## convolution_stage2
module convolution_stage2 (
          in1,
          in2,
          in3,
          in4,
          in5,
          in6,
          in7,
          in8,
          clk,
          rst,
          start,
          conv_out
  );
Size: ~7200 cells after synthesis, about 8 flip-flops, ~810 I/O pins, roughly 63000 um2 of cells after synthesis.
Settings: LEC_CHECK=0, ABC_AREA=0, CAP_MARGIN=20, CORE_ASPECT_RATIO=0.5, CORE_MARGIN=4, CORE_UTILIZATION=48, CTS_CLUSTER_DIAMETER=331, CTS_CLUSTER_SIZE=43, GPL_ROUTABILITY_DRIVEN=1, GPL_TIMING_DRIVEN=1, HOLD_SLACK_MARGIN=0.06, MAX_ROUTING_LAYER=met5, PLACE_DENSITY=0.79, SETUP_SLACK_MARGIN=3.0, SLEW_MARGIN=25, TNS_END_PERCENT=15; clock period 10.2 ns.
run.sh (not shown) runs the stock make flow with config.mk's settings and CLKGATE_MAP_FILE=.
The baseline finished but failed the layout checks on setup timing.
Change:
CORE_ASPECT_RATIO = 0.94   (was 0.5)
CORE_MARGIN = 2   (was 4)
CORE_UTILIZATION = 65   (was 48)
CTS_CLUSTER_DIAMETER = 230   (was 331)
HOLD_SLACK_MARGIN = -0.04   (was 0.06)
PLACE_DENSITY = default   (was 0.79)
SETUP_SLACK_MARGIN = 0.21   (was 3.0)
TNS_END_PERCENT = 95   (was 15)
clock period = 7.48 ns   (was 10.2 ns; I/O delays follow)
The changed run reached the layout checks and failed them: setup timing.
Core utilization grows by 24 points.
Count of clock-buffer cells in the layout is unchanged.
Synthesized area is unchanged.
Final cell count fell by 3.3%.
Global-route usage goes up by 16 points.
Change:
CORE_ASPECT_RATIO = 1.43   (was 0.94)
CORE_UTILIZATION = 72   (was 65)
CTS_CLUSTER_DIAMETER = default   (was 230)
CTS_CLUSTER_SIZE = default   (was 43)
GPL_ROUTABILITY_DRIVEN = 0   (was 1)
HOLD_SLACK_MARGIN = default   (was -0.04)
PLACE_DENSITY = 0.67   (was default)
SETUP_SLACK_MARGIN = 2.58   (was 0.21)
clock period = 10.2 ns   (was 7.48 ns; I/O delays follow)
The new run stopped in global routing (5_1_grt); synthesized area is unchanged; die size came out lower by about 10%; synthesized cell count does not change.
Change:
CORE_ASPECT_RATIO = 0.94   (was 1.43)
CORE_UTILIZATION = 58   (was 72)
PLACE_DENSITY = 0.49   (was 0.67)
SETUP_SLACK_MARGIN = 0.21   (was 2.58)
clock period = 7.48 ns   (was 10.2 ns; I/O delays follow)
This time the run completed and failed the layout checks on setup timing.
Die size went up by 24%.
Synthesized cell count does not change.
Synthesized area stays the same.

---

Setup of build 9:
Starting RTL as in the previous note.
clock: 8.15 ns
lec_check: 0
cap_margin: 20
core_aspect_ratio: 0.5
core_margin: 2
core_utilization: 67
cts_cluster_diameter: 223
cts_cluster_size: 97
setup_slack_margin: 1.98
slew_margin: 20
From the logs: build 9 reached the end of the flow and failed the layout checks with setup timing.
Setup changes, build 9 to build 10
- removing SETUP_SLACK_MARGIN (formerly 1.98)
- changing CTS_CLUSTER_DIAMETER from 223 to 342
- setting ABC_AREA to 1 for the first time
- setting TNS_END_PERCENT to 5 for the first time
- changing CTS_CLUSTER_SIZE from 97 to 100
- changing the clock period (ns, I/O delays scaled along) from 8.15 to 14.0
==> comparison <==
Complete run, failing final checks: build 9, reason setup timing. Build 10 went all the way through the flow, and no timing, DRC or antenna check failed. On worst slew margin relative to its limit, build 10 does better than build 9. On global-route wire length before repair: build 10 sits below build 9. Final setup violation count in build 10 vs build 9: down 6.
diff inputs: build 10 => build 53
- TNS_END_PERCENT: 5 -> unset
- GPL_TIMING_DRIVEN: unset -> 0
- CORE_UTILIZATION: 67 -> 45
- CTS_CLUSTER_DIAMETER: 342 -> unset
- ABC_AREA: 1 -> unset
- CTS_CLUSTER_SIZE: 100 -> unset
- CORE_ASPECT_RATIO: 0.5 -> unset
Results
To summarise build 53: no stage aborted, but the layout did not pass its checks, failing on antenna rules, setup timing. Build 10 finished every stage and its layout cleared the timing, design-rule and antenna checks. Delta(cell count, build 53 - build 10) < 0. Compared with build 10, build 53 shows a lower count of buffer and inverter cells on the critical path. Taking build 10 as the reference, in build 53 synthesized instance count -2281, count of hold buffers inserted by post-cts repair about even. For build 10, the worst setup path startpoint was in3[1], unlike build 53, where it was start.

---

Setup of job 7356:
Starting RTL as in the previous note.
make LEC_CHECK=0 CAP_MARGIN=20 CORE_MARGIN=2 CORE_UTILIZATION=64 CTS_CLUSTER_DIAMETER=223 CTS_CLUSTER_SIZE=97 SLEW_MARGIN=20 finish   # period 8.15 ns
The flow completed for job 7356, but it is not clean: the layout still shows setup timing.
For job 8989, these inputs were changed with respect to job 7356:
- CTS_CLUSTER_DIAMETER: 223 -> 85
- CTS_CLUSTER_SIZE: 97 -> unset
- CORE_UTILIZATION: 64 -> 72
- the clock period (ns, I/O delays scaled along): 8.15 -> 9.75
- Clock buffer count from CTS: job 8989 vs job 7356, no meaningful difference
- Going from job 7356 to job 8989, core utilization before placement grows by 7.8 points.
- Job 8989 and job 7356: no clean run
- Stage in which a tool error killed job 8989: global routing.
- Diff job 7356..job 8989 | share of the synthesized netlist area taken by xor and xnor gates | unchanged
- Taking job 7356 over job 8989, the number of rows in the core area ratio works out to 1.06.
- Where detailed placement HPWL is concerned, job 7356 is better than job 8989.
- Between job 8989 and job 7356, it is job 8989 whose number of placed instances, taps included is lower, by 175.
- Job 7356 and job 8989 ended up with roughly the same synthesized area.
- On die size, job 7356 loses to job 8989.
- Taking job 7356 as the reference, in job 8989 final weighted congestion in routability-driven placement climbed 0.012; post-cts gate resize count dropped 82%; buffers inserted during post-CTS setup optimization dropped 7.
> inputs changed (job 8989 -> job 9572)
- CORE_UTILIZATION changed from 72 to 65
- SETUP_SLACK_MARGIN newly set to -0.12
- CTS_CLUSTER_DIAMETER removed (was 85)
- the clock period (ns, I/O delays scaled along) changed from 9.75 to 11.9
Findings:
- Comparing job 8989 and job 9572, the higher final estimated routing congestion in global placement was measured on job 8989.
- Job 8989 and job 9572 ended up with roughly the same async set or reset register ratio after synthesis.
- Complete run, failing final checks: job 9572, reason setup timing.
- Compared with job 8989, job 9572 shows a lower starting density of the core.
- Job 8989 and job 9572 ended up with roughly the same count of library flops with an enable pin.
Changes in job 1420 relative to job 9572:
- CTS_CLUSTER_SIZE: unset -> 41
- CORE_UTILIZATION: 65 -> 71
- CTS_CLUSTER_DIAMETER: unset -> 200
- SETUP_SLACK_MARGIN: -0.12 -> -0.98
==> results <==
global routing: job 1420 exited with error. Changes observed in job 1420 relative to job 9572: HPWL reported at the end of detailed placement shows an increase of 11%, core footprint shows a reduction of about 9%. Compared job 1420 vs job 9572, and floorplan die width is down in job 1420. Job 1420 — floorplan core density 6.2 points higher, job 9572 as reference. Diff job 9572..job 1420 | post-synth net total | unchanged. The final reports for job 1420 and job 9572 show standard-cell row count lower in the former. Instance area at placement essentially unchanged between job 9572 and job 1420. Sort job 1420 and job 9572 by cell resize tally after clock tree synthesis asc -> top: job 1420. On setup slack after placement, job 1420 does worse than job 9572. Of job 1420 and job 9572, the lower die area belongs to job 1420. The number of buffers created by CTS on job 9572 is in line with that on job 1420.
Setup changes, job 1420 to job 8392
- SETUP_SLACK_MARGIN: -0.98 -> unset
- CTS_CLUSTER_SIZE: 41 -> unset
- CORE_UTILIZATION: 71 -> 40
- CTS_CLUSTER_DIAMETER: 200 -> unset
- the clock period (ns, I/O delays scaled along): 11.9 -> 13.5
--- outcome ---
- Compared with job 1420, job 8392 shows die height higher by 33%.
- Comparing job 1420 with job 8392, the area fraction in and, or, nand and nor cells came out essentially unchanged.
- Of job 1420 and job 8392, the run reporting the lower global placer's final weighted congestion was job 8392.
- Summary of job 8392 over job 1420: total cell area at the placement stage shows a reduction of 0.0065 sq mm, HPWL reported at the end of detailed placement decreased by 3.9% relative to the old numbers, placed instance count fell about 1.3%.
- Job 8392 -> job 1420: number of flip-flops and latches in the synthesized netlist flat
- [job 8392 vs job 1420] width of the die: higher in job 8392
- Re number of instances in the synthesized netlist: no difference whatsoever between job 8392 and job 1420.
- Against job 1420, minimum setup slack after placement in job 8392 came out better.
- Job 8392: PASS, flow complete, no timing, DRC or antenna violations
#### Input delta (job 653 over job 8392)
- setting SETUP_SLACK_MARGIN to -0.12 for the first time
- changing CORE_UTILIZATION from 40 to 68
- changing the clock period (ns, I/O delays scaled along) from 13.5 to 11.9
[summary]
Job 653 did not finish: a tool error stopped it during global routing. Re number of buffers added on ports: no difference whatsoever between job 653 and job 8392. Relative to job 8392, the placed standard-cell area measured on job 653 has increased by a little under 10%. Total die size on job 653 is ahead of job 8392. Job 653 ends up with a buffers inserted during post-CTS setup optimization that is 43 higher than in job 8392. Of job 653 and job 8392, job 8392 shows the higher width of the chip, with job 653 below it. Proportion of register bits with asynchronous set or reset after synthesis came out exactly the same in job 653 and job 8392. Area of the placeable core (higher): job 8392. Sort job 653 and job 8392 by placer's final routability congestion estimate asc -> top: job 8392.
